Design cordic_native, start of the top module:
module cordic_native(
    I_rst_n,                 
    I_clk,                   
    I_init_phase,            
    I_change_phase,           
    I_inc_phase,             
    O_cos,                   
    O_sin                    
    );
Size in the first run: ~5,200 cells after synthesis, roughly 550 flip-flops.
export LEC_CHECK = 0
export ABC_AREA = 1
export CAP_MARGIN = 20
export CELL_PAD_IN_SITES_DETAIL_PLACEMENT = 1
export CELL_PAD_IN_SITES_GLOBAL_PLACEMENT = 3
export CORE_ASPECT_RATIO = 0.91
export CORE_MARGIN = 3
export CORE_UTILIZATION = 23
export GPL_ROUTABILITY_DRIVEN = 0
export MAX_ROUTING_LAYER = met4
export PLACE_DENSITY = 0.79
export SLEW_MARGIN = 25
export TNS_END_PERCENT = 50
create_clock -name core_clock -period 5.0 [get_ports {I_clk}]
run.sh (not shown) runs the stock make flow with config.mk's settings and CLKGATE_MAP_FILE=.
The baseline produced a clean layout.
Next try:
==> flow/config.mk (replaced) <==
export PLATFORM = sky130hd
export DESIGN_NAME = cordic_native
export DESIGN_NICKNAME = cordic_native
export VERILOG_FILES = /design/flow/design.v
export SDC_FILE = /design/flow/constraint.sdc
export NUM_CORES = 4
export LEC_CHECK = 0
export CAP_MARGIN = 20
export CORE_MARGIN = 2
export CORE_UTILIZATION = 40
export SLEW_MARGIN = 20
==> flow/constraint.sdc (replaced) <==
create_clock -name core_clock -period 4.1 [get_ports {I_clk}]
set_input_delay 0.8200 -clock core_clock [delete_from_list [all_inputs] [get_ports {I_clk}]]
set_output_delay 0.8200 -clock core_clock [all_outputs]
set_load 0.01 [all_outputs]
What happened: Area after synthesis shrinks by a few percent. Via count shrinks by about a fifth. Wire length shrinks by a quarter to a third.
Next try:
--- a/flow/config.mk
+++ b/flow/config.mk
@@ -7,5 +7,8 @@
 export LEC_CHECK = 0
+export ABC_AREA = 1
 export CAP_MARGIN = 20
 export CORE_MARGIN = 2
-export CORE_UTILIZATION = 40
+export CORE_UTILIZATION = 70
+export CTS_CLUSTER_SIZE = 36
+export PLACE_DENSITY = 0.65
 export SLEW_MARGIN = 20
==> flow/constraint.sdc (replaced) <==
create_clock -name core_clock -period 2.46 [get_ports {I_clk}]
set_input_delay 0.4920 -clock core_clock [delete_from_list [all_inputs] [get_ports {I_clk}]]
set_output_delay 0.4920 -clock core_clock [all_outputs]
set_load 0.01 [all_outputs]
What happened: The changed run did not get past 5_1_grt (DPL-0038); area after synthesis rises by a few percent; synthesized cell count grows by about a fifth; die size is lower by well over a third.
Next try:
--- a/flow/config.mk
+++ b/flow/config.mk
@@ -7,8 +7,6 @@
 export LEC_CHECK = 0
-export ABC_AREA = 1
 export CAP_MARGIN = 20
 export CORE_MARGIN = 2
-export CORE_UTILIZATION = 70
-export CTS_CLUSTER_SIZE = 36
-export PLACE_DENSITY = 0.65
+export CORE_UTILIZATION = 72
+export PLACE_DENSITY_LB_ADDON = 0.18
 export SLEW_MARGIN = 20
==> flow/constraint.sdc (replaced) <==
create_clock -name core_clock -period 3.45 [get_ports {I_clk}]
set_input_delay 0.6900 -clock core_clock [delete_from_list [all_inputs] [get_ports {I_clk}]]
set_output_delay 0.6900 -clock core_clock [all_outputs]
set_load 0.01 [all_outputs]
Now the flow finished with timing, DRC and antenna clean.
Synthesized cell count shrinks by about a fifth.
Die size shrinks by a few percent.
Area after synthesis shrinks by a few percent.

* * *

cordic_native again, from the RTL that the note above started with.
## cordic_native
module cordic_native(
    I_rst_n,                 
    I_clk,                   
    I_init_phase,            
    I_change_phase,           
    I_inc_phase,             
    O_cos,                   
    O_sin                    
    );
    input wire I_rst_n;
    input wire I_clk;
    input wire [14 - 1: 0] I_init_phase;
    input wire I_change_phase;
    input wire [14 - 1: 0] I_inc_phase;
    output reg [14 - 1: 0] O_cos;
    output reg [14 - 1: 0] O_sin;
    reg [14 - 1: 0] R_current_phase ;
    wire [14 - 1: 0] S_cos;
    wire [14 - 1: 0] S_sin;
    parameter DIR_FWD = 1'b0;
    parameter DIR_BAK = 1'b1;
    reg R_phase_dir ;
    reg R_cos_dir ;
    parameter MAX_PHASE = 14'd2047;
    parameter MIN_PHASE = -14'd2048;
    wire S_reach_top;  
    assign S_reach_top = (R_current_phase[14 - 1]==0)&&(R_current_phase + I_inc_phase > MAX_PHASE);
    wire S_reach_bottom;  
    assign S_reach_bottom = (R_current_phase[14 - 1]==1)&&(R_current_phase - I_inc_phase < MIN_PHASE);
    always@(posedge I_clk)
    begin
        if (I_rst_n == 0) R_phase_dir <= DIR_FWD;
        else begin
            if (R_phase_dir == DIR_FWD)
                if (S_reach_top) R_phase_dir <= DIR_BAK;
                else R_phase_dir <= DIR_FWD;
            else  
            begin
                if (S_reach_bottom) R_phase_dir <= DIR_FWD;
                else R_phase_dir <= DIR_BAK;
            end
        end
    end
    always @(posedge I_clk)
    begin
        if (I_rst_n == 0) R_current_phase <= I_init_phase;
        else if (I_change_phase == 1'b1) R_current_phase <= I_init_phase;
        else 
            case(R_phase_dir)
  ...
Settings: LEC_CHECK=0, CAP_MARGIN=15, CELL_PAD_IN_SITES_DETAIL_PLACEMENT=0, CELL_PAD_IN_SITES_GLOBAL_PLACEMENT=2, CORE_ASPECT_RATIO=1.92, CORE_MARGIN=3, CORE_UTILIZATION=66, CTS_CLUSTER_DIAMETER=226, GPL_ROUTABILITY_DRIVEN=0, HOLD_SLACK_MARGIN=0.15, MAX_ROUTING_LAYER=met4, MIN_ROUTING_LAYER=met2, SETUP_SLACK_MARGIN=1.37, SLEW_MARGIN=20, TNS_END_PERCENT=25; clock period 7.3 ns.
The baseline failed in 3_1_place_gp_skip_io.
Rerun with:
Settings changed: CAP_MARGIN 15 to 20, CELL_PAD_IN_SITES_DETAIL_PLACEMENT 0 to not set, CELL_PAD_IN_SITES_GLOBAL_PLACEMENT 2 to not set, CORE_ASPECT_RATIO 1.92 to not set, CORE_MARGIN 3 to 2, CORE_UTILIZATION 66 to 64, CTS_CLUSTER_DIAMETER 226 to not set, GPL_ROUTABILITY_DRIVEN 0 to not set, HOLD_SLACK_MARGIN 0.15 to not set, MAX_ROUTING_LAYER met4 to not set, MIN_ROUTING_LAYER met2 to not set, SETUP_SLACK_MARGIN 1.37 to 0.74, TNS_END_PERCENT 25 to not set.
Clock period 7.3 ns to 3.32 ns, I/O delays scaled along.
This time the run passed the timing, DRC and antenna checks.
Synthesized cell count stays the same.
Area after synthesis does not change.
Die area rises slightly.
